==> inputs of run F <==
// CED
module  CED(
  input  clk,
  input  rst,
  input  enable,
  output reg ird,
  input  [7:0] idata,	
  output reg [13:0] iaddr,
  output reg cwr_mag_0,
  output reg [12:0] cdata_mag_wr0,
  output reg crd_mag_0,
  input  [12:0] cdata_mag_rd0,
  output reg [13:0] caddr_mag_0,
  output reg cwr_ang_0,
  output reg [12:0] cdata_ang_wr0,
  output reg crd_ang_0,
  input  [12:0] cdata_ang_rd0,
  output reg [13:0] caddr_ang_0,
  output reg cwr1,
  output reg [12:0] cdata_wr1,
  output reg crd1,
  input  [12:0] cdata_rd1,
  output reg [13:0] caddr_1,
  output reg cwr2,
  output reg [12:0] cdata_wr2,
  output reg [13:0] caddr_2,
  output done
);
make LEC_CHECK=0 CAP_MARGIN=20 CORE_ASPECT_RATIO=0.51 CORE_MARGIN=10 CORE_UTILIZATION=25 HOLD_SLACK_MARGIN=-0.03 MAX_ROUTING_LAYER=met5 MIN_ROUTING_LAYER=met2 SETUP_SLACK_MARGIN=2.3 SLEW_MARGIN=20 finish   # period 7.88 ns
run.sh (not shown) runs the stock make flow with config.mk's settings and CLKGATE_MAP_FILE=.
==> run K (differences from run F) <==
CORE_ASPECT_RATIO = 1.74   (was 0.51)
CORE_MARGIN = 2   (was 10)
CORE_UTILIZATION = 40   (was 25)
HOLD_SLACK_MARGIN = default   (was -0.03)
MAX_ROUTING_LAYER = default   (was met5)
MIN_ROUTING_LAYER = default   (was met2)
PLACE_DENSITY_LB_ADDON = 0.1   (was default)
SETUP_SLACK_MARGIN = default   (was 2.3)
SLEW_MARGIN = 30   (was 20)
==> flow/constraint.sdc (replaced) <==
create_clock -name core_clock -period 5.0 [get_ports {clk}]
set_input_delay 1.0000 -clock core_clock [delete_from_list [all_inputs] [get_ports {clk}]]
set_output_delay 1.0000 -clock core_clock [all_outputs]
set_load 0.01 [all_outputs]
==> run M (differences from run F) <==
CELL_PAD_IN_SITES_DETAIL_PLACEMENT = 2   (was default)
CORE_ASPECT_RATIO = default   (was 0.51)
CORE_MARGIN = 2   (was 10)
CORE_UTILIZATION = 40   (was 25)
HOLD_SLACK_MARGIN = default   (was -0.03)
MAX_ROUTING_LAYER = default   (was met5)
MIN_ROUTING_LAYER = default   (was met2)
SETUP_SLACK_MARGIN = default   (was 2.3)
==> flow/constraint.sdc (replaced) <==
create_clock -name core_clock -period 2.89 [get_ports {clk}]
set_input_delay 0.5780 -clock core_clock [delete_from_list [all_inputs] [get_ports {clk}]]
set_output_delay 0.5780 -clock core_clock [all_outputs]
set_load 0.01 [all_outputs]
==> comparison <==
Run F passed the timing, DRC and antenna checks. Run M ended with an error in 4_1_cts on DPL-0033. Run K went through all stages and came out clean. Core utilization: run K is higher than run F (17 points). Against run F, the hold slack of run K is worse by 0.018 ns. Register-to-register slack: run F is higher than run K (2.2 ns). Of run K and run F, run K has the higher sequential share of layout area (gap 0.56 points). Die area: run F > run K > run M.

==> inputs of maple <==
CED again, from the RTL that the note above started with.
export LEC_CHECK = 0
export ABC_AREA = 1
export CAP_MARGIN = 0
export CORE_ASPECT_RATIO = 1.74
export CORE_MARGIN = 2
export CORE_UTILIZATION = 40
export CTS_CLUSTER_SIZE = 51
export GPL_ROUTABILITY_DRIVEN = 0
export MAX_ROUTING_LAYER = met4
export PLACE_DENSITY_LB_ADDON = 0.1
export SETUP_SLACK_MARGIN = 0.66
export SLEW_MARGIN = 30
create_clock -name core_clock -period 5.0 [get_ports {clk}]
==> amber: changes against maple <==
- CAP_MARGIN: 0 -> 20
- CORE_ASPECT_RATIO: 1.74 -> not set
- CORE_UTILIZATION: 40 -> 72
- CTS_CLUSTER_SIZE: 51 -> 92
- GPL_ROUTABILITY_DRIVEN: 0 -> not set
- MAX_ROUTING_LAYER: met4 -> not set
- PLACE_DENSITY: not set -> 0.35
- PLACE_DENSITY_LB_ADDON: 0.1 -> not set
- SETUP_SLACK_MARGIN: 0.66 -> not set
- SLEW_MARGIN: 30 -> 20
==> flow/constraint.sdc (replaced) <==
create_clock -name core_clock -period 3.59 [get_ports {clk}]
set_input_delay 0.7180 -clock core_clock [delete_from_list [all_inputs] [get_ports {clk}]]
set_output_delay 0.7180 -clock core_clock [all_outputs]
set_load 0.01 [all_outputs]
==> notes <==
amber completed, yet does not pass: setup timing. maple produced a clean layout. In maple the global-route usage is lower than in amber, by 17 points. Between maple and amber, the lower critical path depth is in maple (gap 14). Against amber, the cell area of maple is lower by about 4.4%. In amber the setup slack is lower than in maple, by 2.0 ns. Against maple, the power of amber is larger by about 46%. Core utilization: maple is lower than amber (42 points).

==> inputs of 11-25 <==
Starting RTL as in the previous note.
==> flow/design.v (excerpt) <==
module  CED(
  input  clk,
  input  rst,
  input  enable,
  output reg ird,
  input  [7:0] idata,	
  output reg [13:0] iaddr,
  output reg cwr_mag_0,
  output reg [12:0] cdata_mag_wr0,
  output reg crd_mag_0,
  input  [12:0] cdata_mag_rd0,
  output reg [13:0] caddr_mag_0,
  output reg cwr_ang_0,
  output reg [12:0] cdata_ang_wr0,
  output reg crd_ang_0,
  input  [12:0] cdata_ang_rd0,
  output reg [13:0] caddr_ang_0,
  output reg cwr1,
  output reg [12:0] cdata_wr1,
  output reg crd1,
  input  [12:0] cdata_rd1,
  output reg [13:0] caddr_1,
  output reg cwr2,
  output reg [12:0] cdata_wr2,
  output reg [13:0] caddr_2,
  output done
);
Settings: LEC_CHECK=0, CAP_MARGIN=20, CORE_ASPECT_RATIO=1.74, CORE_MARGIN=2, CORE_UTILIZATION=40, CTS_CLUSTER_SIZE=51, GPL_ROUTABILITY_DRIVEN=0, MAX_ROUTING_LAYER=met4, PLACE_DENSITY_LB_ADDON=0.1, SLEW_MARGIN=30; clock period 5.0 ns.
==> 08-26 (differences from 11-25) <==
Settings changed: CORE_ASPECT_RATIO 1.74 to not set, CORE_UTILIZATION 40 to 72, CTS_CLUSTER_SIZE 51 to not set, GPL_ROUTABILITY_DRIVEN 0 to not set, MAX_ROUTING_LAYER met4 to not set, PLACE_DENSITY set to 0.65, PLACE_DENSITY_LB_ADDON 0.1 to not set, SLEW_MARGIN 30 to 20, TNS_END_PERCENT set to 75.
==> flow/constraint.sdc (replaced) <==
create_clock -name core_clock -period 4.14 [get_ports {clk}]
set_input_delay 0.8280 -clock core_clock [delete_from_list [all_inputs] [get_ports {clk}]]
set_output_delay 0.8280 -clock core_clock [all_outputs]
set_load 0.01 [all_outputs]
==> 09-05 (differences from 11-25) <==
Settings changed: CORE_ASPECT_RATIO 1.74 to 1.19, CORE_UTILIZATION 40 to 35, CTS_CLUSTER_DIAMETER set to 382, CTS_CLUSTER_SIZE 51 to 10, GPL_ROUTABILITY_DRIVEN 0 to not set, GPL_TIMING_DRIVEN set to 0, PLACE_DENSITY_LB_ADDON 0.1 to 0.05, SETUP_SLACK_MARGIN set to 0.22, SLEW_MARGIN 30 to 20.
==> flow/constraint.sdc (replaced) <==
create_clock -name core_clock -period 6.57 [get_ports {clk}]
set_input_delay 1.3140 -clock core_clock [delete_from_list [all_inputs] [get_ports {clk}]]
set_output_delay 1.3140 -clock core_clock [all_outputs]
set_load 0.01 [all_outputs]
==> qor summary <==
quantity	08-26	09-05	11-25
Number of warnings in the stage logs	50	42	42
Required time of the critical path	4.57 ns	7.03 ns	4.00 ns
Critical Path Source	idata_buffer_y[0]	idata_buffer_y[0]	mag1_0[1]
Clock tree buffer count of the final layout	53	71	56
Post-DR wirelength/cell	24.53 µm	17.72 µm	17.98 µm
Final worst hold slack	0.4788 ns	0.4743 ns	0.4740 ns
Proportion of cell area spent on the clock network	5.261%	4.788%	5.149%
Number of vias per cell	6.899	5.164	5.447
Placed cell area	0.02521 mm²	0.02552 mm²	0.02508 mm²
Clock power share	49.2%	46.7%	47.6%
Layout area overhead	23.45%	19.15%	17.93%
Switch Pwr	1.932 mW	1.131 mW	1.464 mW
DRC marker count from the first detailed-route iteration	2864	936	738
Via count	21120	17760	17690
Result of the run	complete, but fails checks	finished clean	finished clean
Violated checks	setup timing	-	-
Comb area	0.01251 mm²	0.01177 mm²	0.01183 mm²
Number of instances on the worst hold path	2	1	1
Total of buffers placed on input and output ports	170	166	170
Endpoint, Worst Hold	iaddr[4]	caddr_2[13]	div.div_cs[0]
Placed cell count	2945	3364	3174
Internal Dissipation	6.422 mW	3.836 mW	5.157 mW
Latency at later pin	0.57 ns	0.58 ns	0.55 ns

==> job 2028 <==
Starting RTL as in the previous note.
clock: 6.26 ns
lec_check: 0
cap_margin: 10
cell_pad_in_sites_detail_placement: 0
cell_pad_in_sites_global_placement: 3
core_margin: 2
core_utilization: 58
gpl_routability_driven: 0
gpl_timing_driven: 1
max_routing_layer: met5
min_routing_layer: met1
place_density_lb_addon: 0.22
setup_slack_margin: 1.5
slew_margin: 20
tns_end_percent: 10
==> job 7113: changes against job 2028 <==
CAP_MARGIN = 20   (was 10)
CELL_PAD_IN_SITES_DETAIL_PLACEMENT = unset   (was 0)
CELL_PAD_IN_SITES_GLOBAL_PLACEMENT = unset   (was 3)
CORE_UTILIZATION = 71   (was 58)
CTS_CLUSTER_DIAMETER = 231   (was unset)
CTS_CLUSTER_SIZE = 36   (was unset)
GPL_ROUTABILITY_DRIVEN = unset   (was 0)
GPL_TIMING_DRIVEN = unset   (was 1)
MAX_ROUTING_LAYER = unset   (was met5)
MIN_ROUTING_LAYER = unset   (was met1)
PLACE_DENSITY_LB_ADDON = unset   (was 0.22)
SETUP_SLACK_MARGIN = 0.19   (was 1.5)
TNS_END_PERCENT = unset   (was 10)
==> flow/constraint.sdc (replaced) <==
create_clock -name core_clock -period 3.37 [get_ports {clk}]
set_input_delay 0.6740 -clock core_clock [delete_from_list [all_inputs] [get_ports {clk}]]
set_output_delay 0.6740 -clock core_clock [all_outputs]
set_load 0.01 [all_outputs]
==> job 5910: changes against job 2028 <==
CAP_MARGIN = 20   (was 10)
CELL_PAD_IN_SITES_DETAIL_PLACEMENT = unset   (was 0)
CELL_PAD_IN_SITES_GLOBAL_PLACEMENT = unset   (was 3)
CORE_UTILIZATION = 66   (was 58)
GPL_ROUTABILITY_DRIVEN = unset   (was 0)
GPL_TIMING_DRIVEN = unset   (was 1)
MAX_ROUTING_LAYER = unset   (was met5)
MIN_ROUTING_LAYER = unset   (was met1)
PLACE_DENSITY_LB_ADDON = unset   (was 0.22)
SETUP_SLACK_MARGIN = unset   (was 1.5)
TNS_END_PERCENT = unset   (was 10)
==> flow/constraint.sdc (replaced) <==
create_clock -name core_clock -period 4.1 [get_ports {clk}]
set_input_delay 0.8200 -clock core_clock [delete_from_list [all_inputs] [get_ports {clk}]]
set_output_delay 0.8200 -clock core_clock [all_outputs]
set_load 0.01 [all_outputs]
==> summary of the runs <==
Job 7113 never finished: it broke off in 5_1_grt with GRT-0232. Job 5910 reached the layout checks and failed them: setup timing. Job 2028 ended with an error in 3_1_place_gp_skip_io (FLW-0024).
In synthesized cell count, job 2028 and job 7113 do not differ.
In synthesized area, job 7113 and job 5910 do not differ.
Die area, highest first: job 2028, job 5910, job 7113.
Power and IR drop assume default switching activity.
